**flow/config.mk**
```make
export PLATFORM = sky130hd
export DESIGN_NAME = MAC
export DESIGN_NICKNAME = MAC
export VERILOG_FILES = /design/flow/design.v
export SDC_FILE = /design/flow/constraint.sdc
export NUM_CORES = 4
export LEC_CHECK = 0
export CAP_MARGIN = 25
export CELL_PAD_IN_SITES_GLOBAL_PLACEMENT = 0
export CORE_ASPECT_RATIO = 1.79
export CORE_MARGIN = 2
export CORE_UTILIZATION = 66
export GPL_TIMING_DRIVEN = 1
export MAX_ROUTING_LAYER = met4
export PLACE_DENSITY_LB_ADDON = 0.0
export SETUP_SLACK_MARGIN = 1.77
export SLEW_MARGIN = 20
```
**flow/constraint.sdc**
```tcl
create_clock -name core_clock -period 9.0 [get_ports {clk}]
set_input_delay 1.8000 -clock core_clock [delete_from_list [all_inputs] [get_ports {clk}]]
set_output_delay 1.8000 -clock core_clock [all_outputs]
set_load 0.01 [all_outputs]
```
**flow/design.v**
```verilog
module MAC(
	clk,
	rst_n,
	in_valid,
	in_mode,
	in_act,
	in_wgt,
	out_act_idx,
	out_wgt_idx,
	out_idx,
    out_valid,
	out_data,
	out_finish
);
input clk, rst_n, in_valid, in_mode;
input [0:7][3:0] in_act;
input [0:8][3:0] in_wgt;
output logic [3:0] out_act_idx, out_wgt_idx, out_idx;
output logic out_valid, out_finish;
output logic [0:7][11:0] out_data;
logic cs, ns;
logic mode;
logic [3:0] cnt_reg, cnt, cnt_nxt;
logic [0:7][0:7][3:0] in;  
logic [0:9][0:9][3:0] act;  
logic [0:8][3:0] wgt;
logic [0:7][0:8][3:0] a;
logic [0:8][3:0] w;
logic [0:7][11:0] d;
logic [0:7][11:0] data;
logic [2:0] out_cnt;  
logic out_valid_nxt;
always @(*) begin
	case (cs)
	0: ns = (in_valid)? 1 : cs;
	1: ns = (out_finish)? 0 : cs;
	endcase
end
always @(posedge clk or negedge rst_n) begin
	if (~rst_n) begin
		cs <= 0;
	end else begin
		cs <= ns;
	end
end
always @(posedge clk or negedge rst_n) begin
	if (~rst_n) begin
		mode <= 0;
	end else if (in_valid) begin  
		mode <= in_mode;
	end	else begin  
		mode <= mode;
	end
end
assign out_act_idx = cnt;
assign out_wgt_idx = cnt + 1;
always @(*) begin
	if (in_valid) begin
		cnt_nxt = 0;
	end else if (cnt == 15) begin 
		cnt_nxt = 0;
	end else begin
		cnt_nxt = cnt + 1;
	end
end
always @(posedge clk or negedge rst_n) begin
	if (!rst_n) begin
		cnt <= 0;
		cnt_reg <= 0;
	end
	else begin
		cnt <= cnt_nxt;
		cnt_reg <= cnt;
	end
end
genvar i;
genvar j;
generate
	for (i = 0; i < 8; i = i + 1) begin  
		for (j = 0; j < 8; j = j + 1) begin  
			always @(posedge clk or negedge rst_n) begin
				if (~rst_n) begin
					in[i][j] <= 0;
				end else if (i == out_act_idx) begin  
					in[i][j] <= in_act[j];
				end else begin
					in[i][j] <= in[i][j];  
				end
			end
		end
	end
endgenerate
generate
	for(i = 0;i<10; i = i+1)begin
		assign act[0][i] = 0;
		assign act[9][i] = 0;
		assign act[i][0] = 0;
		assign act[i][9] = 0;
	end
	for (i = 1; i < 9; i = i + 1) begin
		for (j = 1; j < 9; j = j + 1) begin
			assign act[i][j] = in[i-1][j-1]; 
		end
	end
endgenerate
generate
	for (i = 0; i < 9; i = i + 1) begin  
		always @(posedge clk or negedge rst_n) begin  
			if (~rst_n) begin
				wgt[i] <= 0;
			end else begin
				wgt[i] <= in_wgt[i];
			end
		end
	end
endgenerate
always @(*) begin
	if (mode) begin  
		case (cnt - 2)  
		0:begin  
			for (integer n = 0; n < 8; n = n + 1) begin
				a[n][0] = act[0][n];
				a[n][1] = act[0][n + 1];
				a[n][2] = act[0][n + 2];
				a[n][3] = act[1][n];
				a[n][4] = act[1][n + 1];
				a[n][5] = act[1][n + 2];
				a[n][6] = act[2][n];
				a[n][7] = act[2][n + 1];
				a[n][8] = act[2][n + 2];
			end
		end
		1:begin  
			for (integer n = 0; n < 8; n = n + 1) begin
				a[n][0] = act[1][n];
				a[n][1] = act[1][n + 1];
				a[n][2] = act[1][n + 2];
				a[n][3] = act[2][n];
				a[n][4] = act[2][n + 1];
				a[n][5] = act[2][n + 2];
				a[n][6] = act[3][n];
				a[n][7] = act[3][n + 1];
				a[n][8] = act[3][n + 2];
			end
		end
		2:begin  
			for (integer n = 0; n < 8; n = n + 1) begin
				a[n][0] = act[2][n];
				a[n][1] = act[2][n + 1];
				a[n][2] = act[2][n + 2];
				a[n][3] = act[3][n];
				a[n][4] = act[3][n + 1];
				a[n][5] = act[3][n + 2];
				a[n][6] = act[4][n];
				a[n][7] = act[4][n + 1];
				a[n][8] = act[4][n + 2];
			end
		end
		3:begin  
			for (integer n = 0; n < 8; n = n + 1) begin
				a[n][0] = act[3][n];
				a[n][1] = act[3][n + 1];
				a[n][2] = act[3][n + 2];
				a[n][3] = act[4][n];
				a[n][4] = act[4][n + 1];
				a[n][5] = act[4][n + 2];
				a[n][6] = act[5][n];
				a[n][7] = act[5][n + 1];
				a[n][8] = act[5][n + 2];
			end
		end
		4:begin  
			for (integer n = 0; n < 8; n = n + 1) begin
				a[n][0] = act[4][n];
				a[n][1] = act[4][n + 1];
				a[n][2] = act[4][n + 2];
				a[n][3] = act[5][n];
				a[n][4] = act[5][n + 1];
				a[n][5] = act[5][n + 2];
				a[n][6] = act[6][n];
				a[n][7] = act[6][n + 1];
				a[n][8] = act[6][n + 2];
			end
		end
		5:begin  
			for (integer n = 0; n < 8; n = n + 1) begin
				a[n][0] = act[5][n];
				a[n][1] = act[5][n + 1];
				a[n][2] = act[5][n + 2];
				a[n][3] = act[6][n];
				a[n][4] = act[6][n + 1];
				a[n][5] = act[6][n + 2];
				a[n][6] = act[7][n];
				a[n][7] = act[7][n + 1];
				a[n][8] = act[7][n + 2];
			end
		end
		6:begin  
			for (integer n = 0; n < 8; n = n + 1) begin
				a[n][0] = act[6][n];
				a[n][1] = act[6][n + 1];
				a[n][2] = act[6][n + 2];
				a[n][3] = act[7][n];
				a[n][4] = act[7][n + 1];
				a[n][5] = act[7][n + 2];
				a[n][6] = act[8][n];
				a[n][7] = act[8][n + 1];
				a[n][8] = act[8][n + 2];
			end
		end
		7:begin  
			for (integer n = 0; n < 8; n = n + 1) begin
				a[n][0] = act[7][n];
				a[n][1] = act[7][n + 1];
				a[n][2] = act[7][n + 2];
				a[n][3] = act[8][n];
				a[n][4] = act[8][n + 1];
				a[n][5] = act[8][n + 2];
				a[n][6] = act[9][n];
				a[n][7] = act[9][n + 1];
				a[n][8] = act[9][n + 2];
			end
		end
		default:begin  
			for (integer n = 0; n < 8; n = n + 1) begin
				for (integer m = 0; m < 9; m = m + 1) begin
					a[n][m] = 0;
				end
			end
		end
		endcase
	end else begin  
		for (integer n = 0; n < 8; n = n + 1) begin
			for (integer m = 0; m < 9; m = m + 1) begin
				a[n][m] = act [n + 1][m + 1];
			end
		end
	end
end
generate
	for (i = 0; i < 9; i = i + 1) begin
		always @(*) begin
			w[i] = wgt[i];  
			if (~mode) begin  
				if (i == 8) begin
					w[i] = 0;
				end
			end
		end
	end
endgenerate
genvar n;
generate
	for (n = 0; n < 8; n = n + 1) begin  
		always @(*) begin
			data[n] =  a[n][0]*w[0] + a[n][1]*w[1] + a[n][2]*w[2] + a[n][3]*w[3] + a[n][4]*w[4] + a[n][5]*w[5] + a[n][6]*w[6] + a[n][7]*w[7] + a[n][8]*w[8];
		end
	end
endgenerate
generate
	for (i = 0; i < 8; i = i + 1) begin
		always @(posedge clk or negedge rst_n) begin
			if (~rst_n) begin  
				out_data[i] <= 0;
			end else begin  
				out_data[i] <= data[i];
			end
		end
	end
endgenerate
assign out_cnt = (mode)? (cnt - 2) : (cnt - 8);  
always @(*) begin
	out_valid_nxt = 0;
	if (in_valid) begin
		out_valid_nxt = 0;
	end else if (mode && cs) begin  
		out_valid_nxt = ((cnt >= 2) && (cnt <= 9));
	end else if (~mode && cs) begin  
		out_valid_nxt = ((cnt >= 8) && (cnt <= 15));
	end
end
always @(posedge clk or negedge rst_n) begin
	if (~rst_n) begin  
		out_valid <= 0;
	end else begin 
		out_valid <= out_valid_nxt;
	end 
end
always @(posedge clk or negedge rst_n) begin
	if (~rst_n) begin
		out_idx[2:0] <= 0;
	end else begin
		out_idx[2:0] <= out_cnt;  
	end
end
always @(posedge clk or negedge rst_n) begin
	if (~rst_n) begin
		out_idx[3] <= 0;
	end else begin
		out_idx[3] <= ~mode;  
	end
end
always @(posedge clk or negedge rst_n) begin
	if (~rst_n) begin
		out_finish <= 0;
	end else begin
		out_finish <= out_valid && (out_cnt == 7);  
	end
end
endmodule
```
**flow/run.sh**
```bash
#!/bin/bash
# the make line also repeats each setting of config.mk as NAME=value (left out here)
make -C /OpenROAD-flow-scripts/flow DESIGN_CONFIG=/design/flow/config.mk WORK_HOME=/design/flow/orfs CLKGATE_MAP_FILE= finish
```
==> results of run 1 <==
## routing by layer
layer | track usage (%) | GRT overflow
met2 | 96.3 | 541
met3 | 62.3 | 42
met5 | - | -
met1 | 79.9 | 24
met4 | 82.8 | 395
## per-stage QoR
| stage | util (%) | setup WS (ns) |
|---|---|---|
| floorplan | - | 1.30 |
| global placement | 71.1 | 0.434 |
| detailed placement | 71.1 | 0.273 |
| CTS | 78.0 | 0.922 |
## what timing repair did
item,in CTS
pin swaps,228
setup endpoints to repair,78
hold buffers,0
gates cloned,25
buffers inserted,260
gates resized,601
==> summary.txt, run 1 <==
run metrics: Err=[ERROR GRT-0116] Global routing finished with congestion. Check the congestion regions in the DRC Viewer., Seq share, synth=16.1%, Synth Area in Adders=44.2%, synthesized area=0.0620 mm2, placed insts=7631, Core ar.=0.0933 mm2, clock sink count=400, Top FF cell, synth=dfrtp_1, Post-Synth XOR/XNOR Area=0.678%, Failed at=global routing, Synth top cells by count=1279 x inv_1, 999 x fa_1, 594 x ha_1, yosys warning tally=1, yosys stat cell total=6408, grt ovf=1002, cell count after synthesis=6408, Synth logic family=adder cells, Synth flops=400, Synth top area share=32.3%, top-count cell post-synth=inv_1, ao+oa area frac=7.27%, port bufs=181, CTS max path bufs=3, fp_density=66.5%, yosys stat area=0.0620 mm2, DIE AREA=0.0965 mm2, Core Rows=150, GRT Total Usage=81.4%, status=aborted with a tool error, syn avg cell area=9.68 um2, clock root buffer=clkbuf_16, top cells, area=fa_1 32%, dfrtp_1 16%, ha_1 12%, syn nets=8073, Die Height=414 um, H-tree Lvls=2, Synth mux share=4.65%, cts bufs inserted=43, Routability Congestion=1.18, I/O pins=182, Yosys top cell by area=fa_1, number of enable flip-flop cells=0, Async SR Flop Fraction=100%, simple-gate share of the synthesized area=16.2%, Die W=233 um, Distinct cells, synth=71, detailed placer's ending HPWL=229 mm, area post-placement=0.0663 mm2
==> inputs of run 2 (changes only) <==
Settings changed: CAP_MARGIN 25 to 20, CELL_PAD_IN_SITES_GLOBAL_PLACEMENT 0 to not set, CORE_ASPECT_RATIO 1.79 to not set, CORE_UTILIZATION 66 to 68, GPL_TIMING_DRIVEN 1 to not set, PLACE_DENSITY_LB_ADDON 0.0 to not set, SETUP_SLACK_MARGIN 1.77 to -0.55.
Clock period 9.0 ns to 7.42 ns, I/O delays scaled along.
==> run 2 against run 1 <==
Die area down 3.0%; the run again fails in global routing; synthesized area unchanged; synthesized cell count unchanged.
==> summary.txt, run 2 <==
run metrics: Failed at=global routing, Synth Area in Adders=44.2% (unchanged), Synth logic family=adder cells, syn nets=8073 (unchanged), top-count cell post-synth=inv_1, detailed placer's ending HPWL=223 mm (-2.6%), yosys stat cell total=6408 (unchanged), fp_density=68.8% (+2.3 points), placed insts=8139 (+6.7%), Top FF cell, synth=dfrtp_1, Err=[ERROR GRT-0232] Routing congestion too high. Check the congestion heatmap in the GUI., Post-Place Worst Slack=-1.25 ns (-1.52 ns), Seq share, synth=16.1% (unchanged), yosys warning tally=1 (unchanged), cts bufs inserted=50 (+16%), CTS max path bufs=3 (unchanged), Synth top cells by count=1279 x inv_1, 999 x fa_1, 594 x ha_1, Synth top area share=32.3% (unchanged), Routability Congestion=1.18 (+0.22%), hold_buf cts=0 (unchanged), Yosys top cell by area=fa_1, Core ar.=0.0901 mm2 (-3.4%), synthesized area=0.0620 mm2 (unchanged), grt ovf=20, GRT Total Usage=76.5%, Synth flops=400 (unchanged), Async SR Flop Fraction=100% (unchanged), clock sink count=400 (unchanged), cell count after synthesis=6408 (unchanged), top cells, area=fa_1 32%, dfrtp_1 16%, ha_1 12%, clock root buffer=clkbuf_16, Post-Synth XOR/XNOR Area=0.678% (unchanged), yosys stat area=0.0620 mm2 (unchanged), Die Height=306 um (-26%), DIE AREA=0.0936 mm2 (-3.0%), status=aborted with a tool error, number of enable flip-flop cells=0 (unchanged), Synth mux share=4.65% (unchanged), syn avg cell area=9.68 um2 (unchanged), Core Rows=110 (-27%), Die W=306 um (+31%), port bufs=181 (unchanged), ao+oa area frac=7.27% (unchanged), Distinct cells, synth=71 (unchanged), simple-gate share of the synthesized area=16.2% (unchanged), I/O pins=182 (unchanged), H-tree Lvls=2 (unchanged)
==> run 2: metal layers <==
metal / GRT usage (%) / GRT overflow
met5: - / -
met4: 73.7 / 11
met3: 59.0 / 0
met2: 92.3 / 7
met1: 75.4 / 2
==> run 2: through the flow <==
step           area [um2]  setup TNS [ns]  hold WS, ns  utilization, %
4_1_cts             73500          -30.11        0.460            81.6
2_1_floorplan       62000          -12.26        0.432               -
3_3_place_gp        70600          -33.67        0.432            78.3
3_5_place_dp        70600          -44.30        0.441            78.3
==> run 2: repair_timing <==
item                       in CTS
resized                       246
buffers inserted               67
gates cloned                    6
pin swaps                     102
setup endpoints to repair      54
==> inputs of run 3 (changes only) <==
Settings changed: ABC_AREA set to 1, CORE_ASPECT_RATIO set to 0.5, CORE_UTILIZATION 68 to 72, CTS_CLUSTER_DIAMETER set to 382, CTS_CLUSTER_SIZE set to 95, MAX_ROUTING_LAYER met4 to not set, PLACE_DENSITY set to 0.41, SETUP_SLACK_MARGIN -0.55 to 1.14, TNS_END_PERCENT set to 10.
Clock period 7.42 ns to 4.4 ns, I/O delays scaled along.
==> run 3 against run 2 <==
Synthesized area is 1.2% lower; die area is 6.5% lower; synthesized cell count up 18%; the flow again stops in global routing.
==> summary.txt, run 3 <==
run metrics: H-tree Lvls=1 (-1), yosys stat area=0.0613 mm2 (-1.2%), simple-gate share of the synthesized area=24.2% (+8.0 points), I/O pins=182 (unchanged), syn nets=9236 (+14%), Seq share, synth=16.3% (+0.20 points), Top FF cell, synth=dfrtp_1, syn avg cell area=8.09 um2 (-16%), cts bufs inserted=8 (-84%), Synth mux share=0% (-4.6 points), detailed placer's ending HPWL=250 mm (+12%), CTS max path bufs=3 (unchanged), top-count cell post-synth=inv_1, Post-Synth XOR/XNOR Area=0.629% (-0.049 points), Synth Area in Adders=44.8% (+0.54 points), ao+oa area frac=2.78% (-4.5 points), Async SR Flop Fraction=100% (unchanged), yosys warning tally=1 (unchanged), GRT Total Usage=85.3%, grt ovf=316, yosys stat cell total=7571 (+18%), clock root buffer=clkbuf_16, Die Height=210 um (-31%), Yosys top cell by area=fa_1, Routability Congestion=1.38 (+17%), Synth flops=400 (unchanged), number of enable flip-flop cells=0 (unchanged), port bufs=181 (unchanged), Err=[ERROR GRT-0116] Global routing finished with congestion. Check the congestion regions in the DRC Viewer., Core Rows=75 (-32%), DIE AREA=0.0876 mm2 (-6.5%), Die W=417 um (+36%), status=aborted with a tool error, Synth logic family=adder cells, synthesized area=0.0613 mm2 (-1.2%), hold_buf cts=0 (unchanged), Synth top area share=32.6% (+0.39 points), top cells, area=fa_1 33%, dfrtp_1 16%, ha_1 12%, clock sink count=400 (unchanged), Failed at=global routing, Distinct cells, synth=37 (-48%), Core ar.=0.0841 mm2 (-6.7%), cell count after synthesis=7571 (+18%), Synth top cells by count=1427 x inv_1, 1102 x nor2_1, 1061 x nand2_1, fp_density=72.9% (+4.1 points)
## run 3: what timing repair did
| item | 4_1_cts |
|---|---|
| endpoints found under the setup margin | 98 |
| pin swaps | 121 |
| gates resized | 321 |
| buffers inserted | 31 |
| cloned | 6 |
## run 3: through the flow
step	area (um2)	setup slack, ns	utilization [%]	std cells	hold slack (ns)
3_5_place_dp	75500	-3.52	89.8	9903	0.508
3_3_place_gp	75500	-3.22	89.8	9903	0.470
2_1_floorplan	61900	-2.69	-	7571	0.475
4_1_cts	77400	-3.23	92.1	9951	0.196
## run 3: routing by layer
layer,global-route usage (%),overflow
met3,79.0,30
met2,96.0,144
met4,78.3,107
met5,58.7,3
met1,85.4,32
==> inputs of run 4 (changes only) <==
Settings changed: ABC_AREA 1 to not set, CORE_ASPECT_RATIO 0.5 to not set, CORE_UTILIZATION 72 to 66, CTS_CLUSTER_DIAMETER 382 to 328, CTS_CLUSTER_SIZE 95 to not set, PLACE_DENSITY 0.41 to not set, SETUP_SLACK_MARGIN 1.14 to not set, TNS_END_PERCENT 10 to not set.
Clock period 4.4 ns to 5.35 ns, I/O delays scaled along.
==> run 4 against run 3 <==
Die area rose by 10%; the flow again stops in global routing; synthesized cell count down 15%; synthesized area increased by 1.2%.
==> summary.txt, run 4 <==
run metrics: yosys stat area=0.0620 mm2 (+1.2%), clock root buffer=clkbuf_16, grt ovf=8, Distinct cells, synth=71 (+92%), Synth flops=400 (unchanged), CTS max path bufs=3 (unchanged), status=aborted with a tool error, top-count cell post-synth=inv_1, cts bufs inserted=48 (+40), cell count after synthesis=6408 (-15%), yosys warning tally=1 (unchanged), ao+oa area frac=7.27% (+4.5 points), Core Rows=112 (+49%), hold_buf cts=0 (unchanged), GRT Total Usage=74.5%, synthesized area=0.0620 mm2 (+1.2%), Die W=311 um (-25%), Routability Congestion=1.18 (-14%), Die Height=311 um (+48%), Top FF cell, synth=dfrtp_1, syn avg cell area=9.68 um2 (+20%), Synth top area share=32.3% (-0.39 points), Post-Synth XOR/XNOR Area=0.678% (+0.049 points), Err=[ERROR GRT-0232] Routing congestion too high. Check the congestion heatmap in the GUI., port bufs=181 (unchanged), Seq share, synth=16.1% (-0.20 points), Yosys top cell by area=fa_1, yosys stat cell total=6408 (-15%), syn nets=8073 (-13%), top cells, area=fa_1 32%, dfrtp_1 16%, ha_1 12%, simple-gate share of the synthesized area=16.2% (-8.0 points), Synth Area in Adders=44.2% (-0.54 points), Async SR Flop Fraction=100% (unchanged), placed insts=8693 (-12%), fp_density=66.5% (-6.3 points), H-tree Lvls=2 (+1), Synth logic family=adder cells, Failed at=global routing, DIE AREA=0.0964 mm2 (+10%), number of enable flip-flop cells=0 (unchanged), Core ar.=0.0932 mm2 (+11%), Synth mux share=4.65% (+4.6 points), I/O pins=182 (unchanged), Synth top cells by count=1279 x inv_1, 999 x fa_1, 594 x ha_1, detailed placer's ending HPWL=228 mm (-8.9%), clock sink count=400 (unchanged)
[run 4: what timing repair did]
| item | 4_1_cts |
|---|---|
| endpoints found under the setup margin | 88 |
| buffers inserted | 42 |
| pin swaps | 63 |
| gates resized | 186 |
| endpoints found under the hold margin | 0 |
| gates cloned | 9 |
[run 4: routing by layer]
| layer | overflow | global-route usage, % |
|---|---|---|
| met3 | 1 | 58.2 |
| met1 | 0 | 74.2 |
| met4 | 5 | 75.2 |
| met5 | 0 | 32.1 |
| met2 | 2 | 91.1 |
[run 4: stage by stage]
stage	instance area (um2)	TNS, ns	setup slack [ns]
after floorplan	63200	-143.31	-2.35
after global placement	75400	-183.06	-2.90
after detailed placement	75400	-197.05	-3.07
after CTS	78500	-185.61	-2.76
==> inputs of run 5 (changes only) <==
Settings changed: CAP_MARGIN 20 to 30, CELL_PAD_IN_SITES_GLOBAL_PLACEMENT set to 0, CORE_ASPECT_RATIO set to 0.51, CORE_MARGIN 2 to 9, CORE_UTILIZATION 66 to 20, CTS_CLUSTER_DIAMETER 328 to 324, CTS_CLUSTER_SIZE set to 11, GPL_ROUTABILITY_DRIVEN set to 0, GPL_TIMING_DRIVEN set to 1, MAX_ROUTING_LAYER set to met4, MIN_ROUTING_LAYER set to met2, PLACE_DENSITY_LB_ADDON set to 0.17, SETUP_SLACK_MARGIN set to 2.13, SLEW_MARGIN 20 to 35, TNS_END_PERCENT set to 70.
Clock period 5.35 ns to 11.0 ns, I/O delays scaled along.
==> run 5 against run 4 <==
The flow again stops in global routing; synthesized area stayed put; die area went up to 3.4 times the previous value; synthesized cell count stayed put.
==> summary.txt, run 5 <==
run metrics: fp_density=20.2% (-46 points), placed insts=10496 (+21%), Failed at=global routing, Distinct cells, synth=71 (unchanged), cell count after synthesis=6408 (unchanged), CTS max path bufs=3 (unchanged), yosys stat cell total=6408 (unchanged), Yosys top cell by area=fa_1, number of enable flip-flop cells=0 (unchanged), Top FF cell, synth=dfrtp_1, Die Height=416 um (+34%), grt ovf=5, simple-gate share of the synthesized area=16.2% (unchanged), ao+oa area frac=7.27% (unchanged), top cells, area=fa_1 32%, dfrtp_1 16%, ha_1 12%, port bufs=181 (unchanged), Seq share, synth=16.1% (unchanged), syn nets=8073 (unchanged), DIE AREA=0.332 mm2 (+240%), top-count cell post-synth=inv_1, syn avg cell area=9.68 um2 (unchanged), I/O pins=182 (unchanged), Core ar.=0.307 mm2 (+230%), Core Rows=145 (+29%), cts bufs inserted=42 (-13%), GRT Total Usage=42.7%, clock sink count=400 (unchanged), synthesized area=0.0620 mm2 (unchanged), Async SR Flop Fraction=100% (unchanged), Post-Synth XOR/XNOR Area=0.678% (unchanged), status=aborted with a tool error, Synth top area share=32.3% (unchanged), Synth top cells by count=1279 x inv_1, 999 x fa_1, 594 x ha_1, yosys warning tally=1 (unchanged), Die W=798 um (+160%), Err=[ERROR GRT-0116] Global routing finished with congestion. Check the congestion regions in the DRC Viewer., detailed placer's ending HPWL=270 mm (+18%), Synth flops=400 (unchanged), H-tree Lvls=2 (unchanged), clock root buffer=clkbuf_16, Synth mux share=4.65% (unchanged), Synth Area in Adders=44.2% (unchanged), yosys stat area=0.0620 mm2 (unchanged), hold_buf cts=0 (unchanged), Synth logic family=adder cells
run 5: per-layer routing:
layer | GRT usage (%) | overflow
met5 | - | -
met4 | 20.3 | 0
met3 | 57.7 | 5
met2 | 41.8 | 0
met1 | - | -
run 5: per-stage QoR:
step           utilization, %  setup WS [ns]  instance area [um2]
2_1_floorplan               -           2.85                62000
3_3_place_gp             22.4           1.29                68700
3_5_place_dp             22.4           1.33                68700
4_1_cts                  22.9           2.10                70200
run 5: what timing repair did:
item                       in CTS
resized                        51
gates cloned                    9
setup endpoints to repair      62
pin swaps                      10
buffers inserted               21
==> inputs of run 6 (changes only) <==
Settings changed: ABC_AREA set to 1, CAP_MARGIN 30 to 20, CELL_PAD_IN_SITES_GLOBAL_PLACEMENT 0 to not set, CORE_ASPECT_RATIO 0.51 to not set, CORE_MARGIN 9 to 5, CORE_UTILIZATION 20 to 48, CTS_CLUSTER_DIAMETER 324 to 196, CTS_CLUSTER_SIZE 11 to not set, GPL_TIMING_DRIVEN 1 to not set, HOLD_SLACK_MARGIN set to 0.19, MAX_ROUTING_LAYER met4 to not set, PLACE_DENSITY_LB_ADDON 0.17 to 0.08, SETUP_SLACK_MARGIN 2.13 to not set, SLEW_MARGIN 35 to 20.
Clock period 11.0 ns to 8.4 ns, I/O delays scaled along.
==> run 6 against run 5 <==
The run again fails in global routing; synthesized area shrank 1.2%; die area shrank 59%; synthesized cell count grew 18%.
==> summary.txt, run 6 <==
run metrics: clock root buffer=clkbuf_16, I/O pins=182 (unchanged), yosys warning tally=1 (unchanged), post-cts gate resize count=0 (-100%), grt ovf=585, Synth mux share=0% (-4.6 points), Async SR Flop Fraction=100% (unchanged), ao+oa area frac=2.78% (-4.5 points), top cells, area=fa_1 33%, dfrtp_1 16%, ha_1 12%, Synth Area in Adders=44.8% (+0.54 points), syn nets=9236 (+14%), H-tree Lvls=2 (unchanged), GRT Total Usage=73.1%, Core Rows=131 (-9.7%), top-count cell post-synth=inv_1, Core ar.=0.127 mm2 (-59%), hold_buf cts=0 (unchanged), DIE AREA=0.135 mm2 (-59%), status=aborted with a tool error, Distinct cells, synth=37 (-48%), Post-Synth XOR/XNOR Area=0.629% (-0.049 points), cell count after synthesis=7571 (+18%), Synth top area share=32.6% (+0.39 points), clock sink count=400 (unchanged), yosys stat area=0.0613 mm2 (-1.2%), Post-Place Worst Slack=0.286 ns (-1.04 ns), simple-gate share of the synthesized area=24.2% (+8.0 points), syn avg cell area=8.09 um2 (-16%), Synth flops=400 (unchanged), Err=[ERROR GRT-0116] Global routing finished with congestion. Check the congestion regions in the DRC Viewer., Seq share, synth=16.3% (+0.20 points), Top FF cell, synth=dfrtp_1, detailed placer's ending HPWL=211 mm (-22%), Die W=367 um (-54%), Synth logic family=adder cells, Setup Buffers After CTS=0 (-100%), port bufs=181 (unchanged), fp_density=48.2% (+28 points), Synth top cells by count=1427 x inv_1, 1102 x nor2_1, 1061 x nand2_1, CTS max path bufs=3 (unchanged), cts bufs inserted=53 (+26%), Yosys top cell by area=fa_1, number of enable flip-flop cells=0 (unchanged), synthesized area=0.0613 mm2 (-1.2%), Die Height=367 um (-12%), Failed at=global routing, yosys stat cell total=7571 (+18%)
run 6: stage by stage:
step	area (um2)	cells	utilization (%)
after CTS	67600	9402	53.1
after global placement	65800	9307	51.7
after floorplan	61300	7571	-
after detailed placement	65800	9307	51.7
run 6: layer usage:
| layer | GRT overflow | track usage [%] |
|---|---|---|
| met2 | 39 | 75.9 |
| met1 | - | - |
| met4 | 44 | 53.7 |
| met5 | 91 | 64.5 |
| met3 | 411 | 82.8 |
==> inputs of run 7 (changes only) <==
Settings changed: ABC_AREA 1 to not set, CAP_MARGIN 20 to 0, CORE_MARGIN 5 to 2, CORE_UTILIZATION 48 to 70, CTS_CLUSTER_DIAMETER 196 to 27, CTS_CLUSTER_SIZE set to 37, GPL_ROUTABILITY_DRIVEN 0 to not set, HOLD_SLACK_MARGIN 0.19 to not set, MAX_ROUTING_LAYER set to met4, MIN_ROUTING_LAYER met2 to not set, PLACE_DENSITY_LB_ADDON 0.08 to not set, SETUP_SLACK_MARGIN set to 2.5, TNS_END_PERCENT 70 to not set.
==> run 7 against run 6 <==
Synthesized cell count fell by 15%; die area fell by 33%; the flow again stops in global routing; synthesized area rose by 1.2%.
==> summary.txt, run 7 <==
run metrics: detailed placer's ending HPWL=205 mm (-2.9%), status=aborted with a tool error, Top FF cell, synth=dfrtp_1, Synth Area in Adders=44.2% (-0.54 points), H-tree Lvls=3 (+1), Async SR Flop Fraction=100% (unchanged), simple-gate share of the synthesized area=16.2% (-8.0 points), Synth logic family=adder cells, number of enable flip-flop cells=0 (unchanged), port bufs=181 (unchanged), Yosys top cell by area=fa_1, Synth mux share=4.65% (+4.6 points), I/O pins=182 (unchanged), cts bufs inserted=105 (+98%), ao+oa area frac=7.27% (+4.5 points), cell count after synthesis=6408 (-15%), top-count cell post-synth=inv_1, Synth top cells by count=1279 x inv_1, 999 x fa_1, 594 x ha_1, CTS max path bufs=3 (unchanged), Post-Synth XOR/XNOR Area=0.678% (+0.049 points), Die Height=302 um (-18%), Routability Congestion=1.16, Synth top area share=32.3% (-0.39 points), Err=[ERROR GRT-0232] Routing congestion too high. Check the congestion heatmap in the GUI., yosys warning tally=1 (unchanged), area post-placement=0.0668 mm2 (+1.6%), Core ar.=0.0881 mm2 (-31%), GRT Total Usage=82.5%, Core Rows=109 (-17%), Die W=302 um (-18%), fp_density=70.4% (+22 points), synthesized area=0.0620 mm2 (+1.2%), Distinct cells, synth=71 (+92%), clock sink count=400 (unchanged), syn avg cell area=9.68 um2 (+20%), grt ovf=16, syn nets=8073 (-13%), hold_buf cts=0 (unchanged), yosys stat cell total=6408 (-15%), clock root buffer=clkbuf_16, Synth flops=400 (unchanged), placed insts=7622 (-18%), Seq share, synth=16.1% (-0.20 points), top cells, area=fa_1 32%, dfrtp_1 16%, ha_1 12%, yosys stat area=0.0620 mm2 (+1.2%), DIE AREA=0.0910 mm2 (-33%), Failed at=global routing
[run 7: timing repair]
item,CTS
gates resized,204
setup endpoints to repair,85
setup buffers,110
hold endpoints to repair,0
pin swaps,119
cloned,12
[run 7: metal layers]
metal,overflow,track usage [%]
met5,-,-
met4,7,79.3
met3,0,70.7
met2,9,93.9
met1,0,81.6
[run 7: stage by stage]
stage               setup WS [ns]  TNS, ns  util [%]  hold WS [ns]
floorplan                   0.700        0         -         0.432
CTS                        0.0155        0      82.2         0.491
global placement            0.142        0      75.9         0.445
detailed placement         -0.147   -0.520      75.9         0.444
==> inputs of run 8 (changes only) <==
Settings changed: CAP_MARGIN 0 to 20, CORE_UTILIZATION 70 to 69, CTS_CLUSTER_DIAMETER 27 to 373, CTS_CLUSTER_SIZE 37 to 97, MAX_ROUTING_LAYER met4 to not set, PLACE_DENSITY set to 0.43, SETUP_SLACK_MARGIN 2.5 to -0.47, TNS_END_PERCENT set to 10.
Clock period 8.4 ns to 4.75 ns, I/O delays scaled along.
==> run 8 against run 7 <==
The flow again stops in global routing; die area rose by 1.4%; synthesized area stayed put; synthesized cell count is the same.
==> summary.txt, run 8 <==
run metrics: syn nets=8073 (unchanged), I/O pins=182 (unchanged), Synth top area share=32.3% (unchanged), Core Rows=109 (unchanged), yosys warning tally=1 (unchanged), CTS max path bufs=3 (unchanged), Async SR Flop Fraction=100% (unchanged), Synth logic family=adder cells, ao+oa area frac=7.27% (unchanged), cell count after synthesis=6408 (unchanged), Top FF cell, synth=dfrtp_1, top-count cell post-synth=inv_1, fp_density=69.8% (-0.54 points), yosys stat cell total=6408 (unchanged), DIE AREA=0.0923 mm2 (+1.4%), simple-gate share of the synthesized area=16.2% (unchanged), GRT Total Usage=74.7%, H-tree Lvls=1 (-2), Synth Area in Adders=44.2% (unchanged), Die Height=304 um (+0.71%), Failed at=global routing, clock sink count=400 (unchanged), detailed placer's ending HPWL=231 mm (+13%), clock root buffer=clkbuf_16, Synth flops=400 (unchanged), Err=[ERROR GRT-0232] Routing congestion too high. Check the congestion heatmap in the GUI., hold_buf cts=0 (unchanged), Core ar.=0.0888 mm2 (+0.77%), Distinct cells, synth=71 (unchanged), yosys stat area=0.0620 mm2 (unchanged), Post-Place Worst Slack=-3.73 ns (-3.58 ns), Die W=304 um (+0.71%), cts bufs inserted=8 (-92%), Post-Synth XOR/XNOR Area=0.678% (unchanged), number of enable flip-flop cells=0 (unchanged), port bufs=181 (unchanged), Synth mux share=4.65% (unchanged), syn avg cell area=9.68 um2 (unchanged), top cells, area=fa_1 32%, dfrtp_1 16%, ha_1 12%, Yosys top cell by area=fa_1, synthesized area=0.0620 mm2 (unchanged), grt ovf=45, Synth top cells by count=1279 x inv_1, 999 x fa_1, 594 x ha_1, Seq share, synth=16.1% (unchanged), Routability Congestion=1.18 (+2.2%), status=aborted with a tool error
==> run 8: what timing repair did <==
item / 4_1_cts
resized: 241
pin swaps: 149
buffers inserted: 52
setup endpoints to repair: 88
endpoints found under the hold margin: 0
gates cloned: 5
==> run 8: per-stage QoR <==
stage	std cells	setup TNS (ns)	area, um2
after CTS	8643	-239.37	76300
after detailed placement	8579	-251.23	74700
after floorplan	6408	-198.43	62700
after global placement	8579	-230.15	74700
==> run 8: metal layers <==
| metal | GRT overflow | global-route usage [%] |
|---|---|---|
| met5 | 1 | 31.4 |
| met4 | 17 | 75.9 |
| met3 | 0 | 58.1 |
| met2 | 27 | 91.7 |
| met1 | 0 | 74.3 |
==> inputs of run 9 (changes only) <==
Settings changed: CAP_MARGIN 20 to 25, CELL_PAD_IN_SITES_GLOBAL_PLACEMENT set to 0, CORE_ASPECT_RATIO set to 0.73, CORE_UTILIZATION 69 to 59, CTS_CLUSTER_DIAMETER 373 to not set, CTS_CLUSTER_SIZE 97 to not set, GPL_TIMING_DRIVEN set to 1, MAX_ROUTING_LAYER set to met4, PLACE_DENSITY 0.43 to not set, PLACE_DENSITY_LB_ADDON set to 0.0, SETUP_SLACK_MARGIN -0.47 to 1.77, TNS_END_PERCENT 10 to not set.
Clock period 4.75 ns to 9.28 ns, I/O delays scaled along.
==> run 9 against run 8 <==
Now clean on timing, DRC and antenna; synthesized area stayed put; synthesized cell count unchanged; die area increased by 17%.
==> summary.txt, run 9 <==
yosys + openroad results -> Routability Congestion=1.09 (-8.0%), worst reg2reg setup slack=1.03 ns, largest net degree at the start of global routing=130, Async SR Flop Fraction=100% (unchanged), syn nets=8073 (unchanged), Vias/cell=6.66, Setup Crit Path Kind=reg2reg, Die W=383 um (+26%), initial antenna violation count=29, ao+oa area frac=7.27% (unchanged), cell count after synthesis=6408 (unchanged), via count=55109, cts bufs inserted=47 (+39), Core Rows=101 (-7.3%), Synth top area share=32.3% (unchanged), GRT Total Usage=53.4%, I/O pins=182 (unchanged), clock sink count=400 (unchanged), CP bufs+invs=7, Final min period=8.25 ns, fp_density=59.6% (-10 points), unrepaired setup endpoints after global routing=true, r2r startpoint=cnt[1], final setup TNS=0 ns, clock slew at reported path FFs=0.07 ns, simple-gate share of the synthesized area=16.2% (unchanged), Top FF cell, synth=dfrtp_1, PnR worst setup slack=1.03 ns, WL/cell=34.1 um, Pins Over Slew Limit=0, Seq share, synth=16.1% (unchanged), number of enable flip-flop cells=0 (unchanged), first-pass GRT wire length=393 mm, Synth flops=400 (unchanged), Post-Synth XOR/XNOR Area=0.678% (unchanged), DIE AREA=0.108 mm2 (+17%), f_max=0.121 GHz, top cells, area=fa_1 32%, dfrtp_1 16%, ha_1 12%, yosys stat cell total=6408 (unchanged), CP max FO=8, port bufs=181 (unchanged), detailed-router iteration count before antenna repair=11, Synth top cells by count=1279 x inv_1, 999 x fa_1, 594 x ha_1, H-tree Lvls=2 (+1), Synth Area in Adders=44.2% (unchanged), crit path DRT=9.82 ns, synthesized area=0.0620 mm2 (unchanged), endpoints failing hold=0, CP most frequent cell=fa_1, drc violations=0, Core ar.=0.104 mm2 (+17%), top-count cell post-synth=inv_1, family with the most delay on the worst path=adder cells, Synth mux share=4.65% (unchanged), grt ovf=0, Yosys top cell by area=fa_1, final setup violation count=0, maxcap violations=0, Routed Wire Length=282 mm, clock root buffer=clkbuf_16, worst-margin pin slew=1.26 ns, Setup Skew=0.0359 ns, HP Start=out_finish, Hold Path Class=reg2reg, detailed placer's ending HPWL=211 mm (-8.6%), Nets=8460, vias in the first global route=55493, filler instances=7594, CP Depth=28, Reg2Reg Capture Point=out_data[21], Worst Path Arrival=8.79 ns, CP startpoint=cnt[1], CTS tree=yes, syn avg cell area=9.68 um2 (unchanged), OpenROAD warnings=56, yosys stat area=0.0620 mm2 (unchanged), Die Height=281 um (-7.5%), hold_buf cts=0 (unchanged), DRT antenna net count=0, crit path launch type=register, Iter 0 DRT Violations=8808, Reg2Reg Depth=28, Distinct cells, synth=71 (unchanged), yosys warning tally=1 (unchanged), P&R area growth vs syn=19.0%, Worst path max stage delay=0.73 ns, Max-slew headroom=16.2%, Worst Hold Path EP=cs, Synth logic family=adder cells, Tcrit/Tclk final=88.9%, status=finished clean, clk ins delay skew pair=0.68 ns, Critical Path Sink Type=register, Hold Path Stages=1, CTS max path bufs=3 (unchanged), Critical Path End=out_data[21], Post-Place Worst Slack=0.323 ns (+4.05 ns), Worst path slowest cell=a222oi_1
## run 9: routing by layer
| layer | wire [um] | GRT usage (%) | share of wire, % |
|---|---|---|---|
| met4 | 28300 | 39.0 | 10 |
| met1 | 98300 | 65.2 | 35 |
| met5 | 0 | - | 0 |
| met2 | 111000 | 70.7 | 39 |
| met3 | 44300 | 21.8 | 16 |
## run 9: metrics by stage
step           hold slack [ns]  utilization, %  area (um2)  instances
2_1_floorplan            0.432               -       62800       6408
3_3_place_gp             0.448            63.4       66000       7777
3_5_place_dp             0.471            63.4       66000       7778
4_1_cts                  0.479            68.5       71300       8101
5_1_grt                  0.490            70.8       73700       8252
6_report                 0.478            70.8       73800       8270
## run 9: timing repair
item,4_1_cts,5_1_grt
resized,389,316
endpoints found under the setup margin,73,65
cloned,21,10
pin swaps,248,231
setup buffers,214,110
## run 9: cell type report
type                       count  area (um2)  share of cell area, %
antenna                       46         115                  0.156
tap                         1390        1740                   2.36
inverter                    1280        4810                   6.52
clock buffer                  59        1270                   1.72
sequential                   400       10000                   13.6
multi-input combinational   4341       47900                   64.9
timing repair buffer         725        7510                   10.2
clock inverter                29         409                  0.555
==> inputs of run 10 (changes only) <==
Settings changed: ABC_AREA set to 1, CAP_MARGIN 25 to 20, CELL_PAD_IN_SITES_GLOBAL_PLACEMENT 0 to not set, CORE_ASPECT_RATIO 0.73 to not set, CTS_CLUSTER_SIZE set to 56, GPL_TIMING_DRIVEN 1 to not set, MAX_ROUTING_LAYER met4 to not set, PLACE_DENSITY_LB_ADDON 0.0 to not set, SETUP_SLACK_MARGIN 1.77 to 1.05.
Clock period 9.28 ns to 4.24 ns, I/O delays scaled along.
==> run 10 against run 9 <==
The layout now fails its checks (negative setup slack); clock skew is 0.015 ns higher; die area is 1.2% lower; cell area grew 10%; sequential share of layout area shrank 1.3 points; cell count rose by 25%; first-iteration DRC count is 28% higher; via count increased by 20%; utilization increased by 7.9 points; synthesized area down 1.2%; synthesized cell count is 18% higher; critical path depth is 4 higher; critical path type unchanged; critical endpoint is now out_data[83].
==> summary.txt, run 10 <==
yosys + openroad results -> status=failed layout checks, SO Viols=negative setup slack, P&R area growth vs syn=32.7%, grt ovf=0 (unchanged), top-count cell post-synth=inv_1, largest net degree at the start of global routing=86 (-34%), area post-placement=0.0766 mm2 (+16%), vias in the first global route=64760 (+17%), Synth top area share=32.6% (+0.39 points), Top FF cell, synth=dfrtp_1, synthesized area=0.0613 mm2 (-1.2%), clock sink count=400 (unchanged), Synth logic family=adder cells, Routability Congestion=1.20 (+11%), clock root buffer=clkbuf_16, OpenROAD warnings=53 (-5.4%), Worst path slowest cell=fa_1, first-pass GRT wire length=435 mm (+11%), Comb area=0.0470 mm2 (-1.8%), detailed-router iteration count before antenna repair=17 (+6), Core ar.=0.103 mm2 (-0.89%), final setup violation count=90 (+90), I/O pins=182 (unchanged), Iter 0 DRT Violations=11235 (+28%), Max-slew headroom=16.7% (+0.50 points), Critical Path Sink Type=register, Die W=326 um (-15%), DIE AREA=0.106 mm2 (-1.2%), worst-margin pin slew=1.25 ns (-0.00745 ns), Nets=10595 (+25%), CP bufs+invs=8 (+1), Tcrit/Tclk final=192% (+100 points), fp_density=59.4% (-0.19 points), filler instances=6720 (-12%), Distinct cells, synth=37 (-48%), syn nets=9236 (+14%), Reg area=0.0100 mm2 (-0.14%), Async SR Flop Fraction=100% (unchanged), detailed placer's ending HPWL=248 mm (+17%), PnR worst setup slack=-3.92 ns (-4.95 ns), cts bufs inserted=49 (+4.3%), r2r startpoint=cnt[2], simple-gate share of the synthesized area=24.2% (+8.0 points), Final min period=8.16 ns (-0.0920 ns), Synth Area in Adders=44.8% (+0.54 points), Routed Wire Length=321 mm (+14%), Worst Path Arrival=8.79 ns (about the same), Reg2Reg Capture Point=out_data[83], ao+oa area frac=2.78% (-4.5 points), crit path launch type=register, drc violations=0 (unchanged), endpoints failing hold=0 (unchanged), family with the most delay on the worst path=adder cells, Yosys top cell by area=fa_1, Die Height=326 um (+16%), initial antenna violation count=25 (-14%), CTS max path bufs=3 (unchanged), unrepaired setup endpoints after global routing=true, fin area=0.0813 mm2 (+10%), Reg2Reg Depth=32 (+14%), number of enable flip-flop cells=0 (unchanged), Synth flops=400 (unchanged), CP most frequent cell=fa_1, Post-Place Worst Slack=-3.55 ns (-3.87 ns), top cells, area=fa_1 33%, dfrtp_1 16%, ha_1 12%, port bufs=181 (unchanged), yosys stat cell total=7571 (+18%), yosys warning tally=1 (unchanged), maxcap violations=0 (unchanged), CP startpoint=cnt[2], Setup Skew=0.0509 ns (+0.0149 ns), Seq share, synth=16.3% (+0.20 points), cell count after synthesis=7571 (+18%), Synth top cells by count=1427 x inv_1, 1102 x nor2_1, 1061 x nand2_1, crit path DRT=4.88 ns (-4.94 ns), Worst path max stage delay=0.94 ns (+0.21 ns), yosys stat area=0.0613 mm2 (-1.2%), Critical Path End=out_data[83], via count=66115 (+20%), GRT Total Usage=57.5% (+4.1 points), Pins Over Slew Limit=0 (unchanged), Post-Synth XOR/XNOR Area=0.629% (-0.049 points), H-tree Lvls=2 (unchanged), clock slew at reported path FFs=0.07 ns (about the same), syn avg cell area=8.09 um2 (-16%), f_max=0.123 GHz (+1.1%), DRT antenna net count=0 (unchanged), worst reg2reg setup slack=-3.92 ns (-4.95 ns), CP Depth=32 (+14%), Hold Path Class=in2async, Vias/cell=6.37 (-4.4%), Synth mux share=0% (-4.6 points), clk ins delay skew pair=0.71 ns (+0.03 ns), Setup Crit Path Kind=reg2reg, CP max FO=7 (-1), final cell count without fillers=10373 (+25%), Core Rows=118 (+17%), placed insts=10182 (+31%), CTS tree=yes, WL/cell=30.9 um (-9.5%)
[run 10: per-stage QoR]
step | hold slack, ns | utilization (%) | TNS, ns
2_1_floorplan | 0.475 | - | -198.75
3_3_place_gp | 0.455 | 74.2 | -244.17
3_5_place_dp | 0.473 | 74.2 | -257.62
4_1_cts | 0.202 | 76.5 | -255.34
5_1_grt | 0.219 | 78.7 | -282.45
6_report | 0.159 | 78.8 | -274.05
[run 10: routing by layer]
layer | vias to the layer above | wire length (um) | share of wire [%] | global-route usage [%]
met5 | - | 546 | 0.17 | 1.24
met4 | 32 | 35800 | 11 | 44.1
met3 | 2244 | 58700 | 18 | 29.1
met2 | 6584 | 123000 | 38 | 78.3
met1 | 31417 | 103000 | 32 | 68.9
li1 | 25838 | - | - | -
[run 10: final cells by class]
class,count,share of cell area [%]
multi-input cells,5392,57.8
repair buffers,1641,18.7
flip-flops and latches,400,12.3
inverters,1446,6.69
well taps,1380,2.12
clock buffers,64,1.70
clock inverters,28,0.534
diodes,22,0.0677
[run 10: what timing repair did]
item	in CTS	in global routing
setup buffers	10	50
hold buffers	0	0
setup endpoints to repair	97	97
pin swaps	12	92
cloned	2	15
gates resized	102	417
==> inputs of run 11 (changes only) <==
Settings changed: ABC_AREA 1 to not set, CAP_MARGIN 20 to 25, CELL_PAD_IN_SITES_GLOBAL_PLACEMENT set to 0, CORE_ASPECT_RATIO set to 0.73, CORE_UTILIZATION 59 to 16, CTS_CLUSTER_SIZE 56 to not set, GPL_TIMING_DRIVEN set to 1, PLACE_DENSITY_LB_ADDON set to 0.0, SETUP_SLACK_MARGIN 1.05 to 1.77.
Clock period 4.24 ns to 14.8 ns, I/O delays scaled along.
==> run 11 against run 10 <==
The run now finishes clean; cell count increased by 13%; die area rose to 3.7 times the previous value; critical path depth down 5; synthesized cell count fell by 15%; clock skew up 0.039 ns; utilization fell by 60 points.
==> summary.txt, run 11 <==
yosys + openroad results -> status=finished clean, Setup Buffers After CTS=0 (-10), H-tree Lvls=3 (+1), clock root buffer=clkbuf_16, detailed-router iteration count before antenna repair=6 (-11), vias in the first global route=53614 (-17%), via count=49532 (-25%), Nets=8141 (-23%), CP most frequent cell=fa_1, DIE AREA=0.393 mm2 (+270%), Routed Wire Length=424 mm (+32%), Worst path max stage delay=0.84 ns (-0.10 ns), Synth flops=400 (unchanged), Max-slew headroom=19.6% (+3.0 points), Critical Path Sink Type=register, I/O pins=182 (unchanged), yosys warning tally=1 (unchanged), PnR worst setup slack=3.83 ns (+7.75 ns), detailed placer's ending HPWL=336 mm (+36%), CP max FO=51 (+44), P&R area growth vs syn=17.3%, Setup Crit Path Kind=reg2reg, HP Start=cs, unrepaired setup endpoints after global routing=false, Iter 0 DRT Violations=4526 (-60%), first-pass GRT wire length=559 mm (+29%), fin util=18.8% (-60 points), family with the most delay on the worst path=adder cells, syn nets=8073 (-13%), Seq share, synth=16.1% (-0.20 points), r2r startpoint=cnt[1], syn avg cell area=9.68 um2 (+20%), simple-gate share of the synthesized area=16.2% (-8.0 points), Async SR Flop Fraction=100% (unchanged), CTS max path bufs=4 (+1), Post-Place Worst Slack=3.93 ns (+7.48 ns), Tcrit/Tclk final=74.1% (-120 points), grt ovf=0 (unchanged), DRT antenna net count=0 (unchanged), top cells, area=fa_1 32%, dfrtp_1 16%, ha_1 12%, Core ar.=0.386 mm2 (+270%), endpoints failing hold=0 (unchanged), CP startpoint=cnt[1], drc violations=0 (unchanged), CP Depth=27 (-16%), port bufs=181 (unchanged), Die Height=536 um (+64%), worst-margin pin slew=1.20 ns (-0.0513 ns), worst hold margin=0.470 ns (+0.311 ns), number of enable flip-flop cells=0 (unchanged), Distinct cells, synth=71 (+92%), initial antenna violation count=107 (+330%), post-cts gate resize count=0 (-100%), Synth logic family=adder cells, Routability Congestion=0.789 (-34%), clock slew at reported path FFs=0.06 ns (about the same), Synth top cells by count=1279 x inv_1, 999 x fa_1, 594 x ha_1, Setup Skew=0.0897 ns (+0.0389 ns), Hold Path Stages=1, maxcap violations=0 (unchanged), clock sink count=400 (unchanged), clk ins delay skew pair=0.85 ns (+0.14 ns), Worst Hold Path EP=cs, Vias/cell=4.23 (-34%), ao+oa area frac=7.27% (+4.5 points), Yosys top cell by area=fa_1, worst reg2reg setup slack=3.83 ns (+7.75 ns), Critical Path End=out_data[69], fp_density=16.1% (-43 points), Reg2Reg Depth=27 (-16%), Die W=733 um (+120%), Synth mux share=4.65% (+4.6 points), crit path launch type=register, Top FF cell, synth=dfrtp_1, Synth Area in Adders=44.2% (-0.54 points), hold_buf cts=0 (unchanged), Pins Over Slew Limit=0 (unchanged), f_max=0.0912 GHz (-26%), cts bufs inserted=71 (+45%), yosys stat area=0.0620 mm2 (+1.2%), Synth top area share=32.3% (-0.39 points), cell count after synthesis=6408 (-15%), largest net degree at the start of global routing=105 (+22%), Core Rows=195 (+65%), CTS tree=yes, Final min period=10.97 ns (+2.81 ns), final setup violation count=0 (-100%), WL/cell=36.2 um (+17%), Post-Synth XOR/XNOR Area=0.678% (+0.049 points), CP bufs+invs=6 (-2), yosys stat cell total=6408 (-15%), Worst Path Arrival=11.64 ns (+2.85 ns), Worst path slowest cell=and2_2, synthesized area=0.0620 mm2 (+1.2%), crit path DRT=15.47 ns (+10.59 ns), GRT Total Usage=21.4% (-36 points), Hold Path Class=reg2reg, top-count cell post-synth=inv_1, Reg2Reg Capture Point=out_data[69], final setup TNS=0 ns (+274.05 ns), OpenROAD warnings=56 (+5.7%)
## run 11: through the flow
| stage | std cells | area [um2] |
|---|---|---|
| detailed placement | 11524 | 70200 |
| global placement | 11517 | 70100 |
| finish | 11706 | 72800 |
| floorplan | 6408 | 62000 |
| global route | 11653 | 72600 |
| CTS | 11649 | 72600 |
## run 11: cell type report
class / count / area (um2)
antenna: 56 / 140
clock buffer: 98 / 2020
clock inverter: 27 / 360
fill: 42857 / 313000
inverter: 1280 / 4800
multi-input combinational: 4326 / 45500
sequential: 400 / 10000
tap: 5122 / 6410
timing repair buffer: 397 / 3500
## run 11: routing by layer
layer / routed length, um / track usage, %
met1: 219000 / 33.4
met2: 177000 / 31.7
met3: 20200 / 2.44
met4: 7520 / 3.52
met5: 27 / 0
==> inputs of run 12 (changes only) <==
Settings changed: CAP_MARGIN 25 to 20, CELL_PAD_IN_SITES_GLOBAL_PLACEMENT 0 to not set, CORE_ASPECT_RATIO 0.73 to not set, CORE_UTILIZATION 16 to 71, CTS_CLUSTER_DIAMETER set to 27, CTS_CLUSTER_SIZE set to 37, GPL_TIMING_DRIVEN 1 to not set, MAX_ROUTING_LAYER set to met4, PLACE_DENSITY set to 0.65, PLACE_DENSITY_LB_ADDON 0.0 to not set, SETUP_SLACK_MARGIN 1.77 to 0.06.
Clock period 14.8 ns to 8.4 ns, I/O delays scaled along.
==> run 12 against run 11 <==
The run now fails in global routing; die area is 77% lower; synthesized cell count unchanged; synthesized area unchanged.
==> summary.txt, run 12 <==
run metrics: Synth logic family=adder cells, Top FF cell, synth=dfrtp_1, simple-gate share of the synthesized area=16.2% (unchanged), syn avg cell area=9.68 um2 (unchanged), clock sink count=400 (unchanged), Core ar.=0.0866 mm2 (-78%), cell count after synthesis=6408 (unchanged), fp_density=71.6% (+56 points), yosys stat area=0.0620 mm2 (unchanged), GRT Total Usage=81.2%, Die Height=300 um (-44%), number of enable flip-flop cells=0 (unchanged), top cells, area=fa_1 32%, dfrtp_1 16%, ha_1 12%, Seq share, synth=16.1% (unchanged), Routability Congestion=1.19 (+51%), Err=[ERROR GRT-0232] Routing congestion too high. Check the congestion heatmap in the GUI., DIE AREA=0.0897 mm2 (-77%), I/O pins=182 (unchanged), detailed placer's ending HPWL=211 mm (-37%), Synth Area in Adders=44.2% (unchanged), CTS max path bufs=3 (-1), cts bufs inserted=111 (+56%), Failed at=global routing, synthesized area=0.0620 mm2 (unchanged), top-count cell post-synth=inv_1, Post-Synth XOR/XNOR Area=0.678% (unchanged), Synth mux share=4.65% (unchanged), Distinct cells, synth=71 (unchanged), clock root buffer=clkbuf_16, Synth top cells by count=1279 x inv_1, 999 x fa_1, 594 x ha_1, syn nets=8073 (unchanged), ao+oa area frac=7.27% (unchanged), Core Rows=108 (-45%), Synth flops=400 (unchanged), Synth top area share=32.3% (unchanged), grt ovf=9, hold_buf cts=0 (unchanged), Yosys top cell by area=fa_1, Async SR Flop Fraction=100% (unchanged), yosys stat cell total=6408 (unchanged), status=aborted with a tool error, yosys warning tally=1 (unchanged), placed insts=7670 (-33%), H-tree Lvls=3 (unchanged), port bufs=181 (unchanged), Die W=300 um (-59%)
## run 12: metal layers
metal / overflow / track usage, %
met1: 0 / 79.5
met2: 7 / 93.8
met3: 1 / 68.1
met4: 1 / 79.6
met5: - / -
## run 12: what timing repair did
item,4_1_cts
setup endpoints to repair,41
cloned,4
buffers inserted,22
gates resized,72
pin swaps,24
## run 12: through the flow
step	area, um2	util (%)	worst slack [ns]	hold slack, ns
after floorplan	62000	-	0.253	0.432
after global placement	66400	76.7	0.0481	0.432
after detailed placement	66400	76.7	-0.211	0.446
after CTS	70800	81.8	0.0599	0.479
==> inputs of run 13 (changes only) <==
Settings changed: ABC_AREA set to 1, CELL_PAD_IN_SITES_GLOBAL_PLACEMENT set to 2, CORE_MARGIN 2 to 4, CORE_UTILIZATION 71 to 59, CTS_CLUSTER_DIAMETER 27 to 152, CTS_CLUSTER_SIZE 37 to not set, GPL_ROUTABILITY_DRIVEN set to 0, GPL_TIMING_DRIVEN set to 0, HOLD_SLACK_MARGIN set to 0.19, MAX_ROUTING_LAYER met4 to not set, MIN_ROUTING_LAYER set to met2, PLACE_DENSITY 0.65 to not set, PLACE_DENSITY_LB_ADDON set to 0.08, SETUP_SLACK_MARGIN 0.06 to not set, SLEW_MARGIN 20 to 0, TNS_END_PERCENT set to 70.
Clock period 8.4 ns to 6.55 ns, I/O delays scaled along.
==> run 13 against run 12 <==
The flow stops in global placement without I/O; synthesized cell count rose by 18%; synthesized area decreased by 1.2%; die area grew 22%.
==> summary.txt, run 13 <==
run metrics: Die Height=330 um (+10%), Die W=330 um (+10%), Yosys top cell by area=fa_1, yosys stat cell total=7571 (+18%), syn avg cell area=8.09 um2 (-16%), Distinct cells, synth=37 (-48%), yosys warning tally=1 (unchanged), status=aborted with a tool error, Failed at=global placement without I/O, Core ar.=0.102 mm2 (+18%), yosys stat area=0.0613 mm2 (-1.2%), Synth Area in Adders=44.8% (+0.54 points), Synth logic family=adder cells, Core Rows=117 (+8.3%), syn nets=9236 (+14%), Top FF cell, synth=dfrtp_1, simple-gate share of the synthesized area=24.2% (+8.0 points), number of enable flip-flop cells=0 (unchanged), ao+oa area frac=2.78% (-4.5 points), cell count after synthesis=7571 (+18%), Err=[ERROR FLW-0024] Place density exceeds 1.0 (current PLACE_DENSITY_LB_ADDON =  0.08). Please check if the value of  PLACE_DENSITY_LB_ADDON is between 0 and 0.99., Async SR Flop Fraction=100% (unchanged), Seq share, synth=16.3% (+0.20 points), top cells, area=fa_1 33%, dfrtp_1 16%, ha_1 12%, DIE AREA=0.109 mm2 (+22%), synthesized area=0.0613 mm2 (-1.2%), fp_density=59.8% (-12 points), Synth top cells by count=1427 x inv_1, 1102 x nor2_1, 1061 x nand2_1, top-count cell post-synth=inv_1, Synth mux share=0% (-4.6 points), Synth flops=400 (unchanged), Post-Synth XOR/XNOR Area=0.629% (-0.049 points), Synth top area share=32.6% (+0.39 points)
==> inputs of run 14 (changes only) <==
Settings changed: ABC_AREA 1 to not set, CELL_PAD_IN_SITES_GLOBAL_PLACEMENT 2 to not set, CORE_MARGIN 4 to 2, CORE_UTILIZATION 59 to 71, CTS_CLUSTER_DIAMETER 152 to not set, CTS_CLUSTER_SIZE set to 37, GPL_ROUTABILITY_DRIVEN 0 to not set, GPL_TIMING_DRIVEN 0 to not set, HOLD_SLACK_MARGIN 0.19 to not set, MIN_ROUTING_LAYER met2 to not set, PLACE_DENSITY_LB_ADDON 0.08 to not set, SETUP_SLACK_MARGIN set to -0.51, SLEW_MARGIN 0 to 20, TNS_END_PERCENT 70 to not set.
Clock period 6.55 ns to 7.7 ns, I/O delays scaled along.
==> run 14 against run 13 <==
The flow stops in global routing; synthesized area up 1.2%; die area down 18%; synthesized cell count down 15%.
==> summary.txt, run 14 <==
run metrics: Synth top area share=32.3% (-0.39 points), Err=[ERROR GRT-0232] Routing congestion too high. Check the congestion heatmap in the GUI., grt ovf=83, DIE AREA=0.0897 mm2 (-18%), Synth logic family=adder cells, fp_density=71.6% (+12 points), GRT Total Usage=75.3%, synthesized area=0.0620 mm2 (+1.2%), yosys stat area=0.0620 mm2 (+1.2%), yosys warning tally=1 (unchanged), cts bufs inserted=48, Die W=300 um (-9.3%), syn avg cell area=9.68 um2 (+20%), Core Rows=108 (-7.7%), Async SR Flop Fraction=100% (unchanged), I/O pins=182, Synth top cells by count=1279 x inv_1, 999 x fa_1, 594 x ha_1, Synth flops=400 (unchanged), Die Height=300 um (-9.3%), status=aborted with a tool error, top cells, area=fa_1 32%, dfrtp_1 16%, ha_1 12%, Distinct cells, synth=71 (+92%), Core ar.=0.0866 mm2 (-15%), Routability Congestion=1.18, clock root buffer=clkbuf_16, cell count after synthesis=6408 (-15%), Top FF cell, synth=dfrtp_1, ao+oa area frac=7.27% (+4.5 points), Seq share, synth=16.1% (-0.20 points), syn nets=8073 (-13%), top-count cell post-synth=inv_1, yosys stat cell total=6408 (-15%), detailed placer's ending HPWL=216 mm, Synth Area in Adders=44.2% (-0.54 points), port bufs=181, clock sink count=400, Synth mux share=4.65% (+4.6 points), Post-Synth XOR/XNOR Area=0.678% (+0.049 points), Yosys top cell by area=fa_1, number of enable flip-flop cells=0 (unchanged), simple-gate share of the synthesized area=16.2% (-8.0 points), Failed at=global routing, CTS max path bufs=3, hold_buf cts=0, H-tree Lvls=2
run 14: repair_timing:
action | in CTS
setup buffers | 28
resized | 64
gates cloned | 2
pin swaps | 23
endpoints found under the hold margin | 0
setup endpoints to repair | 37
run 14: stage by stage:
step | instances | setup TNS, ns | setup slack (ns) | area, um2
4_1_cts | 8126 | -16.48 | -0.532 | 71500
3_5_place_dp | 8013 | -28.41 | -1.11 | 69500
3_3_place_gp | 8013 | -15.76 | -0.647 | 69500
2_1_floorplan | 6408 | -7.73 | -0.447 | 62000
run 14: routing by layer:
layer  track usage (%)  GRT overflow
met5              33.6             0
met2              92.3            43
met1              75.2             3
met3              60.0             7
met4              73.7            30
==> inputs of run 15 (changes only) <==
Settings changed: CORE_UTILIZATION 71 to 62, CTS_CLUSTER_SIZE 37 to 97, SETUP_SLACK_MARGIN -0.51 to not set.
Clock period 7.7 ns to 10.6 ns, I/O delays scaled along.
==> run 15 against run 14 <==
The run now finishes clean; synthesized cell count stayed put; die area is 14% higher; synthesized area stayed put.
==> summary.txt, run 15 <==
yosys + openroad results -> Vias/cell=6.63, DIE AREA=0.103 mm2 (+14%), clock root buffer=clkbuf_16, clk ins delay skew pair=0.71 ns, I/O pins=182 (unchanged), Yosys top cell by area=fa_1, unrepaired setup endpoints after global routing=false, endpoints failing hold=0, synthesized area=0.0620 mm2 (unchanged), Hold Path Class=reg2reg, vias in the first global route=53492, Die Height=320 um (+6.9%), first-pass GRT wire length=365 mm, clock sink count=400 (unchanged), hold_buf cts=0 (unchanged), worst reg2reg setup slack=0.83 ns, top-count cell post-synth=inv_1, family with the most delay on the worst path=adder cells, Reg2Reg Depth=28, Setup Buffers After CTS=0 (-100%), P&R area growth vs syn=7.46%, Synth mux share=4.65% (unchanged), Seq share, synth=16.1% (unchanged), drc violations=0, status=finished clean, Worst Path Arrival=10.36 ns, HP Start=out_finish, Routed Wire Length=253 mm, GRT Total Usage=50.1%, Routability Congestion=1.09 (-8.2%), largest net degree at the start of global routing=156, fin area=0.0666 mm2, Synth top cells by count=1279 x inv_1, 999 x fa_1, 594 x ha_1, syn nets=8073 (unchanged), Max-slew headroom=12.3%, via count=51329, top cells, area=fa_1 32%, dfrtp_1 16%, ha_1 12%, area post-placement=0.0647 mm2 (-6.8%), CP bufs+invs=7, Hold Path Stages=1, r2r startpoint=cnt[1], Async SR Flop Fraction=100% (unchanged), Synth logic family=adder cells, H-tree Lvls=2 (unchanged), crit path DRT=11.19 ns, Pins Over Slew Limit=0, detailed placer's ending HPWL=194 mm (-10%), worst-margin pin slew=1.31 ns, number of enable flip-flop cells=0 (unchanged), Critical Path End=out_data[9], initial antenna violation count=33, Top FF cell, synth=dfrtp_1, Core Rows=116 (+7.4%), syn avg cell area=9.68 um2 (unchanged), Critical Path Sink Type=register, CTS max path bufs=3 (unchanged), Worst path max stage delay=0.61 ns, fin util=66.9%, yosys stat area=0.0620 mm2 (unchanged), Post-Synth XOR/XNOR Area=0.678% (unchanged), Die W=320 um (+6.9%), ao+oa area frac=7.27% (unchanged), Worst Hold Path EP=cs, WL/cell=32.7 um, port bufs=181 (unchanged), cell count after synthesis=6408 (unchanged), Reg2Reg Capture Point=out_data[9], Synth Area in Adders=44.2% (unchanged), Worst path slowest cell=a222oi_1, Tcrit/Tclk final=92.2%, CP max FO=48, clock slew at reported path FFs=0.06 ns, Synth top area share=32.3% (unchanged), f_max=0.102 GHz, final setup TNS=0 ns, cts bufs inserted=50 (+4.2%), maxcap violations=0, Final min period=9.77 ns, final setup violation count=0, Core ar.=0.0996 mm2 (+15%), crit path launch type=register, grt ovf=0, OpenROAD warnings=58, Setup Crit Path Kind=reg2reg, CTS tree=yes, Distinct cells, synth=71 (unchanged), fp_density=62.3% (-9.3 points), DRT antenna net count=0, detailed-router iteration count before antenna repair=9, yosys stat cell total=6408 (unchanged), Nets=8039, Setup Skew=0.0494 ns, yosys warning tally=1 (unchanged), post-cts gate resize count=0 (-100%), CP Depth=28, CP most frequent cell=fa_1, simple-gate share of the synthesized area=16.2% (unchanged), Iter 0 DRT Violations=7492, CP startpoint=cnt[1], Synth flops=400 (unchanged)
[run 15: per-layer routing]
metal | part of all wire (%) | vias up | track usage, %
met1 | 34 | 25506 | 60.1
met3 | 13 | 1196 | 17.2
met4 | 11 | 10 | 43.8
li1 | - | 20651 | -
met5 | 0.058 | - | 0
met2 | 42 | 3966 | 71.8
[run 15: cell type report]
class / count / area (um2)
antenna: 24 / 60.1
clock buffer: 61 / 1390
clock inverter: 33 / 444
fill: 7916 / 32900
inverter: 1280 / 4800
multi-input combinational: 4326 / 45400
sequential: 400 / 10000
tap: 1298 / 1620
timing repair buffer: 316 / 2900
[run 15: metrics by stage]
stage / setup slack, ns / instances / hold WS [ns]
CTS: 1.08 / 7714 / 0.446
global placement: 1.09 / 7619 / 0.428
detailed placement: 1.15 / 7620 / 0.433
finish: 0.830 / 7738 / 0.447
global route: 0.500 / 7717 / 0.459
floorplan: 2.45 / 6408 / 0.432
